## build 86
// top_button_handler
module top_button_handler(
    input wire clk,
    input wire rst,
    input wire [3:0] btn,                
    input wire [3:0] sw_p,               
    input wire sw_au,                    
    input wire update_money,
    output reg [3:0] seg_0_data,         
    output reg [3:0] seg_1_data,         
    output reg [3:0] seg_2_data,         
    output reg [3:0] seg_3_data,          
    output wire rs, rw, en,
    output reg [3:0] led,
    output wire [7:0] data
);
Size in the first run: about 470 flip-flops, ~38000 um^2 of cells after synthesis.
==> flow/config.mk <==
export PLATFORM = sky130hd
export DESIGN_NAME = top_button_handler
export DESIGN_NICKNAME = top_button_handler
export VERILOG_FILES = /design/flow/design.v
export SDC_FILE = /design/flow/constraint.sdc
export NUM_CORES = 4
export LEC_CHECK = 0
export CAP_MARGIN = 40
export CORE_MARGIN = 2
export CORE_UTILIZATION = 28
export CTS_CLUSTER_DIAMETER = 355
export GPL_ROUTABILITY_DRIVEN = 0
export MAX_ROUTING_LAYER = met4
export SETUP_SLACK_MARGIN = 3.39
export SLEW_MARGIN = 15
==> flow/constraint.sdc <==
create_clock -name core_clock -period 29.4 [get_ports {clk}]
set_input_delay 5.8800 -clock core_clock [delete_from_list [all_inputs] [get_ports {clk}]]
set_output_delay 5.8800 -clock core_clock [all_outputs]
set_load 0.01 [all_outputs]
run.sh (not shown) runs the stock make flow with config.mk's settings and CLKGATE_MAP_FILE=.
Setup changes, build 86 to build 18
- CTS_CLUSTER_DIAMETER changed from 355 to 299
- GPL_TIMING_DRIVEN newly set to 0
- TNS_END_PERCENT newly set to 65
- ABC_AREA newly set to 1
- SLEW_MARGIN changed from 15 to 20
- MAX_ROUTING_LAYER changed from met4 to met5
- PLACE_DENSITY_LB_ADDON newly set to 0.07
- CELL_PAD_IN_SITES_DETAIL_PLACEMENT newly set to 2
- the clock period (ns, I/O delays scaled along) changed from 29.4 to 37.0
Findings:
Per the comparison of build 18 with build 86, number of detailed-route iterations in the first pass essentially unchanged, proportion of cell area occupied by registers moved down, depth of the worst register-to-register path went up by 73, overall die area essentially unchanged.
Summary — maximum cell stage delay along the critical path, build 18 relative to build 86: lower, by 0.34 ns.
Build 18 vs build 86, instance count: build 18 higher
Compared with build 86, in build 18 final worst slack higher, fmax now sits higher.
| data required time at the worst endpoint | higher: build 18 |
Build 18 went all the way through the flow, and no timing, DRC or antenna check failed.
Build 18 ended up with sky130_fd_sc_hd__dfrtp_1 as its worst-path cell with the longest stage delay; build 86 ended up with sky130_fd_sc_hd__a32oi_1.
Input changes introduced in build 40 (baseline for comparison: build 18):
- swapping 40 for 20 in CAP_MARGIN
- clearing SETUP_SLACK_MARGIN, which used to be 3.39
- clearing GPL_ROUTABILITY_DRIVEN, which used to be 0
- swapping 28 for 65 in CORE_UTILIZATION
- clearing MAX_ROUTING_LAYER, which used to be met5
- clearing ABC_AREA, which used to be 1
- clearing CELL_PAD_IN_SITES_DETAIL_PLACEMENT, which used to be 2
- clearing GPL_TIMING_DRIVEN, which used to be 0
- clearing TNS_END_PERCENT, which used to be 65
- clearing PLACE_DENSITY_LB_ADDON, which used to be 0.07
- swapping 299 for 267 in CTS_CLUSTER_DIAMETER
- swapping 37.0 for 15.0 in the clock period (ns, I/O delays scaled along)
[summary]
- [build 40] critical path arrival fell 0.52 ns relative to build 18
- From the logs: build 40 reached the end of the flow and failed the layout checks with setup timing.
- Compared with build 18, in build 40 total vias in the final route shows an increase of 5.5%, share of the clock period used by the worst path after layout shows an increase of 68 points, sum of met2 wire segment lengths after detailed routing shows a reduction of 15000 um, fill cell total of the finished layout shows a reduction of 12400.
- Cell area (build 40 vs. build 18) increases by more than 10%
- Going from build 18 to build 40, final critical-path required period shrinks by 0.49 ns.
- Sequential portion of the cell area (lower): build 40
- [compare] base=build 18 new=build 40: total iterations of the first detailed-routing run went up by 2; adder-cell area share of the yosys netlist increased by 0.38 points relative to the old numbers.

top_button_handler again, from the RTL that the note above started with.
Design top_button_handler, start of the top module:
module top_button_handler(
    input wire clk,
    input wire rst,
    input wire [3:0] btn,                
    input wire [3:0] sw_p,               
    input wire sw_au,                    
    input wire update_money,
    output reg [3:0] seg_0_data,         
    output reg [3:0] seg_1_data,         
    output reg [3:0] seg_2_data,         
    output reg [3:0] seg_3_data,          
    output wire rs, rw, en,
    output reg [3:0] led,
    output wire [7:0] data
);
Settings: LEC_CHECK=0, ABC_AREA=1, CAP_MARGIN=20, CORE_MARGIN=2, CORE_UTILIZATION=70, CTS_CLUSTER_DIAMETER=379, CTS_CLUSTER_SIZE=90, SLEW_MARGIN=20; clock period 15.3 ns.
The baseline failed in global routing on ODB-0269.
Next try:
CTS_CLUSTER_DIAMETER = not set   (was 379)
CTS_CLUSTER_SIZE = not set   (was 90)
SETUP_SLACK_MARGIN = 4.11   (was not set)
clock period = 22.3 ns   (was 15.3 ns; I/O delays follow)
- This time the run finished clean
- die area is unchanged
- synthesized cell count stays the same
- synthesized area is unchanged
Next try:
CTS_CLUSTER_DIAMETER = 30   (was not set)
SETUP_SLACK_MARGIN = 4.02   (was 4.11)
clock period = 15.2 ns   (was 22.3 ns; I/O delays follow)
=> Now the flow ended with an error in global routing with GRT-0232. Die area does not change. Synthesized area does not change. Synthesized cell count is unchanged.
Next try:
CAP_MARGIN = 15   (was 20)
CORE_UTILIZATION = 72   (was 70)
CTS_CLUSTER_DIAMETER = 263   (was 30)
SETUP_SLACK_MARGIN = not set   (was 4.02)
clock period = 17.0 ns   (was 15.2 ns; I/O delays follow)
After rerunning:
- This time the run finished with negative setup slack left
- synthesized cell count does not change
- synthesized area does not change
- die area is lower by 2.7%
Next try:
ABC_AREA = not set   (was 1)
CAP_MARGIN = 20   (was 15)
CORE_UTILIZATION = 65   (was 72)
CTS_CLUSTER_DIAMETER = not set   (was 263)
clock period = 14.5 ns   (was 17.0 ns; I/O delays follow)
The changed run ran to the end with violations: negative setup slack.
Area after synthesis is about the same.
Die size went up by 10%.
Final cell count fell by 3.8%.
Sequential share of layout area came out lower by 1.9 points.
Hold slack gains 8.5 ps.
Final area is higher by 7.9%.
Routed wire length stays flat.
Utilization came out lower by 1.8 points.
Setup slack loses 2500 ps.
Next try:
ABC_AREA = 1   (was not set)
CAP_MARGIN = 15   (was 20)
CORE_UTILIZATION = 72   (was 65)
CTS_CLUSTER_DIAMETER = 98   (was not set)
CTS_CLUSTER_SIZE = 19   (was not set)
SLEW_MARGIN = 40   (was 20)
clock period = 17.0 ns   (was 14.5 ns; I/O delays follow)
With this change the flow finished clean.
Flip-flop count stays the same.
Global-route usage drops by 1.4 points.
Core utilization decreases by 1.3 points.
Final area fell by 11%.
Setup slack improves by 3600 ps.
